Setup of the baseline:
Design ifft_top, start of the top module:
module ifft_top 
     (
         input   wire           clk           ,                 
         input   wire           rst           ,                 
		 input   wire           ifft_enable   ,                 
		 input   wire  [15:0]   in_0_real     ,                 
         input   wire  [15:0]   in_1_real     ,                 
         input   wire  [15:0]   in_2_real     ,                 
         input   wire  [15:0]   in_3_real     ,                 
         input   wire  [15:0]   in_4_real     ,                 
         input   wire  [15:0]   in_5_real     ,                 
         input   wire  [15:0]   in_6_real     ,                 
         input   wire  [15:0]   in_7_real     ,                 
         input   wire  [15:0]   in_8_real     ,                 
         input   wire  [15:0]   in_9_real     ,                 
         input   wire  [15:0]   in_10_real    ,                 
         input   wire  [15:0]   in_11_real    ,                 
		 input   wire  [15:0]   in_0_imag     ,                 
         input   wire  [15:0]   in_1_imag     ,                 
         input   wire  [15:0]   in_2_imag     ,                 
         input   wire  [15:0]   in_3_imag     ,                 
         input   wire  [15:0]   in_4_imag     ,                 
         input   wire  [15:0]   in_5_imag     ,                 
         input   wire  [15:0]   in_6_imag     ,                 
         input   wire  [15:0]   in_7_imag     ,                 
         input   wire  [15:0]   in_8_imag     ,                 
         input   wire  [15:0]   in_9_imag     ,                 
         input   wire  [15:0]   in_10_imag    ,                 
         input   wire  [15:0]   in_11_imag    ,                 
		 output  wire  [15:0]   ifft_out_real ,                 
		 output  wire  [15:0]   ifft_out_imag ,                 
		 output  wire           finish                          
     );
Size: ~1200 flip-flops, ~420 I/O pins, roughly 0.081 mm² of cells after synthesis.
make LEC_CHECK=0 CAP_MARGIN=20 CELL_PAD_IN_SITES_GLOBAL_PLACEMENT=0 CORE_ASPECT_RATIO=1.12 CORE_MARGIN=2 CORE_UTILIZATION=71 CTS_CLUSTER_SIZE=65 GPL_ROUTABILITY_DRIVEN=1 GPL_TIMING_DRIVEN=1 MAX_ROUTING_LAYER=met4 MIN_ROUTING_LAYER=met1 PLACE_DENSITY_LB_ADDON=0.01 SETUP_SLACK_MARGIN=3.99 SLEW_MARGIN=15 TNS_END_PERCENT=40 finish   # period 13.7 ns
run.sh (not shown) runs the stock make flow with config.mk's settings and CLKGATE_MAP_FILE=.
The baseline reached the final stage; the timing, DRC and antenna checks on its layout passed.
### the baseline -> the candidate
==> flow/config.mk <==
export PLATFORM = sky130hd
export DESIGN_NAME = ifft_top
export DESIGN_NICKNAME = ifft_top
export VERILOG_FILES = /design/flow/design.v
export SDC_FILE = /design/flow/constraint.sdc
export NUM_CORES = 4
export LEC_CHECK = 0
export CAP_MARGIN = 20
export CORE_MARGIN = 2
export CORE_UTILIZATION = 71
export CTS_CLUSTER_SIZE = 54
export PLACE_DENSITY_LB_ADDON = 0.01
export SETUP_SLACK_MARGIN = 3.84
export SLEW_MARGIN = 20
export TNS_END_PERCENT = 40
==> flow/constraint.sdc <==
create_clock -name core_clock -period 13.0 [get_ports {clk}]
set_input_delay 2.6000 -clock core_clock [delete_from_list [all_inputs] [get_ports {clk}]]
set_output_delay 2.6000 -clock core_clock [all_outputs]
set_load 0.01 [all_outputs]
Findings:
In the candidate the implementation ran to completion but is not tape-out ready, as the final checks report setup timing. Clock power: the candidate > the baseline. The candidate vs the baseline, global-route usage went down by 1.6 points. The standard cells in the candidate occupy more silicon area than those in the baseline do. Higher half-perimeter wire length after detailed placement goes to the candidate over the baseline. Between the baseline and the candidate, the cell count went up. Re setup slack: the baseline and the candidate aren't equal, and the lower value belongs to the candidate. [the candidate] endpoint arrival time on the critical path fell 0.02 ns relative to the baseline.

========
ifft_top again, from the RTL that the note above started with.
==> flow/config.mk <==
export PLATFORM = sky130hd
export DESIGN_NAME = ifft_top
export DESIGN_NICKNAME = ifft_top
export VERILOG_FILES = /design/flow/design.v
export SDC_FILE = /design/flow/constraint.sdc
export NUM_CORES = 4
export LEC_CHECK = 0
export CAP_MARGIN = 10
export CORE_MARGIN = 2
export CORE_UTILIZATION = 40
export CTS_CLUSTER_SIZE = 65
export HOLD_SLACK_MARGIN = 0.03
export MIN_ROUTING_LAYER = met2
export PLACE_DENSITY_LB_ADDON = 0.28
export SLEW_MARGIN = 20
==> flow/constraint.sdc <==
create_clock -name core_clock -period 7.79 [get_ports {clk}]
set_input_delay 1.5580 -clock core_clock [delete_from_list [all_inputs] [get_ports {clk}]]
set_output_delay 1.5580 -clock core_clock [all_outputs]
set_load 0.01 [all_outputs]
The starting point finished but fails on setup timing.
Next try:
Settings changed: ABC_AREA set to 1, CAP_MARGIN 10 to 20, CORE_MARGIN 2 to 9, CTS_CLUSTER_SIZE 65 to 49, GPL_TIMING_DRIVEN set to 0, HOLD_SLACK_MARGIN 0.03 to 0.04, MIN_ROUTING_LAYER met2 to met1, SETUP_SLACK_MARGIN set to 1.71.
What happened:
- The new run finished but failed the layout checks on setup timing
- hold slack loses 0.014 ns
- routed wire length increases by about 14%
- final area decreases by about 0.5%
- maximum frequency increases by 2.7%
- power decreases by about 1.4%
Next try:
Settings changed: ABC_AREA 1 to not set, CORE_MARGIN 9 to 2, CORE_UTILIZATION 40 to 68, CTS_CLUSTER_SIZE 49 to not set, GPL_TIMING_DRIVEN 0 to not set, HOLD_SLACK_MARGIN 0.04 to not set, MIN_ROUTING_LAYER met1 to not set, PLACE_DENSITY_LB_ADDON 0.28 to not set, SETUP_SLACK_MARGIN 1.71 to not set.
Clock period 7.79 ns to 9.08 ns, I/O delays scaled along.
Result:
- The new run finished but fails on setup timing
- cell count came out lower by 16%
- via count came out lower by 3.6%
- routed wire length came out lower by 12%
- design area came out lower by 1.4%
- sequential share of layout area came out higher by 0.46 points
- utilization came out higher by 36 points
- clock skew came out lower by 0.020 ns
Next try:
Settings changed: CORE_UTILIZATION 68 to 52, CTS_CLUSTER_DIAMETER set to 398.
Clock period 9.08 ns to 13.0 ns, I/O delays scaled along.
The new run completed and failed the layout checks on setup timing.
Global-route usage fell by 11 points.
Routed wire length is lower by a few percent.
Clock skew stays flat.
Worst setup slack is better by 3.4 ns.
Sequential share of layout area climbs by 0.59 points.
Combinational power shrinks by a quarter to a third.
Core utilization went down by 21 points.
Die size climbs by a quarter to a third.

========
Starting RTL as in the previous note.
clock: 11.4 ns
lec_check: 0
cap_margin: 20
core_aspect_ratio: 0.59
core_margin: 2
core_utilization: 70
cts_cluster_diameter: 244
place_density_lb_addon: 0.15
slew_margin: 10
The baseline reached the layout checks and failed them: setup timing.
Rerun with:
CORE_ASPECT_RATIO = not set   (was 0.59)
CORE_UTILIZATION = 44   (was 70)
CTS_CLUSTER_DIAMETER = not set   (was 244)
PLACE_DENSITY_LB_ADDON = not set   (was 0.15)
SLEW_MARGIN = 20   (was 10)
clock period = 11.0 ns   (was 11.4 ns; I/O delays follow)
After rerunning: The changed run finished but failed the layout checks on setup timing. Setup slack gets better by 0.38 ns. Power goes up by 4.5%. Die area goes up by 58%.
Rerun with:
CORE_UTILIZATION = 58   (was 44)
SETUP_SLACK_MARGIN = 1.39   (was not set)
clock period = 8.76 ns   (was 11.0 ns; I/O delays follow)
What happened:
- The changed run finished but failed the layout checks on setup timing
- count of clock-buffer cells in the layout is higher by 18
- worst setup slack degrades by 2.2 ns
- via count climbs by a few percent
- final cell count shrinks by a few percent
- total power increases by a quarter to a third
- design area went down slightly
- utilization is higher by 18 points
- critical path depth does not change
- area after synthesis does not change

========
## 12-24
ifft_top again, from the RTL that the note above started with.
Design ifft_top, start of the top module:
module ifft_top 
     (
         input   wire           clk           ,                 
         input   wire           rst           ,                 
		 input   wire           ifft_enable   ,                 
		 input   wire  [15:0]   in_0_real     ,                 
         input   wire  [15:0]   in_1_real     ,                 
         input   wire  [15:0]   in_2_real     ,                 
         input   wire  [15:0]   in_3_real     ,                 
         input   wire  [15:0]   in_4_real     ,                 
         input   wire  [15:0]   in_5_real     ,                 
         input   wire  [15:0]   in_6_real     ,                 
         input   wire  [15:0]   in_7_real     ,                 
         input   wire  [15:0]   in_8_real     ,                 
         input   wire  [15:0]   in_9_real     ,                 
         input   wire  [15:0]   in_10_real    ,                 
         input   wire  [15:0]   in_11_real    ,                 
		 input   wire  [15:0]   in_0_imag     ,                 
         input   wire  [15:0]   in_1_imag     ,                 
         input   wire  [15:0]   in_2_imag     ,                 
         input   wire  [15:0]   in_3_imag     ,                 
         input   wire  [15:0]   in_4_imag     ,                 
         input   wire  [15:0]   in_5_imag     ,                 
         input   wire  [15:0]   in_6_imag     ,                 
         input   wire  [15:0]   in_7_imag     ,                 
         input   wire  [15:0]   in_8_imag     ,                 
         input   wire  [15:0]   in_9_imag     ,                 
         input   wire  [15:0]   in_10_imag    ,                 
         input   wire  [15:0]   in_11_imag    ,                 
		 output  wire  [15:0]   ifft_out_real ,                 
		 output  wire  [15:0]   ifft_out_imag ,                 
		 output  wire           finish                          
     );
Settings: LEC_CHECK=0, ABC_AREA=1, CAP_MARGIN=20, CORE_MARGIN=5, CORE_UTILIZATION=40, CTS_CLUSTER_SIZE=49, GPL_TIMING_DRIVEN=0, HOLD_SLACK_MARGIN=0.04, MIN_ROUTING_LAYER=met1, PLACE_DENSITY_LB_ADDON=0.28, SETUP_SLACK_MARGIN=1.71, SLEW_MARGIN=20, TNS_END_PERCENT=80; clock period 7.79 ns.
The flow for 12-24 finished, though final verification flagged setup timing.
Edits applied to the flow inputs when going from 12-24 to 12-19:
- ABC_AREA removed (was 1)
- GPL_TIMING_DRIVEN removed (was 0)
- SETUP_SLACK_MARGIN removed (was 1.71)
- CORE_UTILIZATION changed from 40 to 62
- CORE_MARGIN changed from 5 to 2
- CTS_CLUSTER_SIZE removed (was 49)
- TNS_END_PERCENT removed (was 80)
- PLACE_DENSITY_LB_ADDON removed (was 0.28)
- HOLD_SLACK_MARGIN removed (was 0.04)
- MIN_ROUTING_LAYER removed (was met1)
- the clock period (ns, I/O delays scaled along) changed from 7.79 to 15.1
Results
12-19 reports its startpoint of the worst setup timing path as control_unit.current_state[1]$_DFF_PN0_ while 12-24 reports control_unit.current_state[0]$_DFF_PN0_.
When 12-19 is set beside 12-24, its number of non-clock buffers turns out to be 595 smaller.
From 12-24 to 12-19 the numbers moved as follows: overall track demand over capacity in global routing grew by 9.0 points; synthesized area shrank by 2.3%.
12-24 and 12-19: one clean run, 12-19; the rest did not finish clean.
No crash in 12-24: every stage finished, but the layout fails its final checks due to setup timing.
Delta (12-19 minus 12-24): smallest setup slack after layout increased 4250 ps, cell resize tally after clock tree synthesis went down 890.
No activity file was given, so power comes from the tool's default toggle rates.
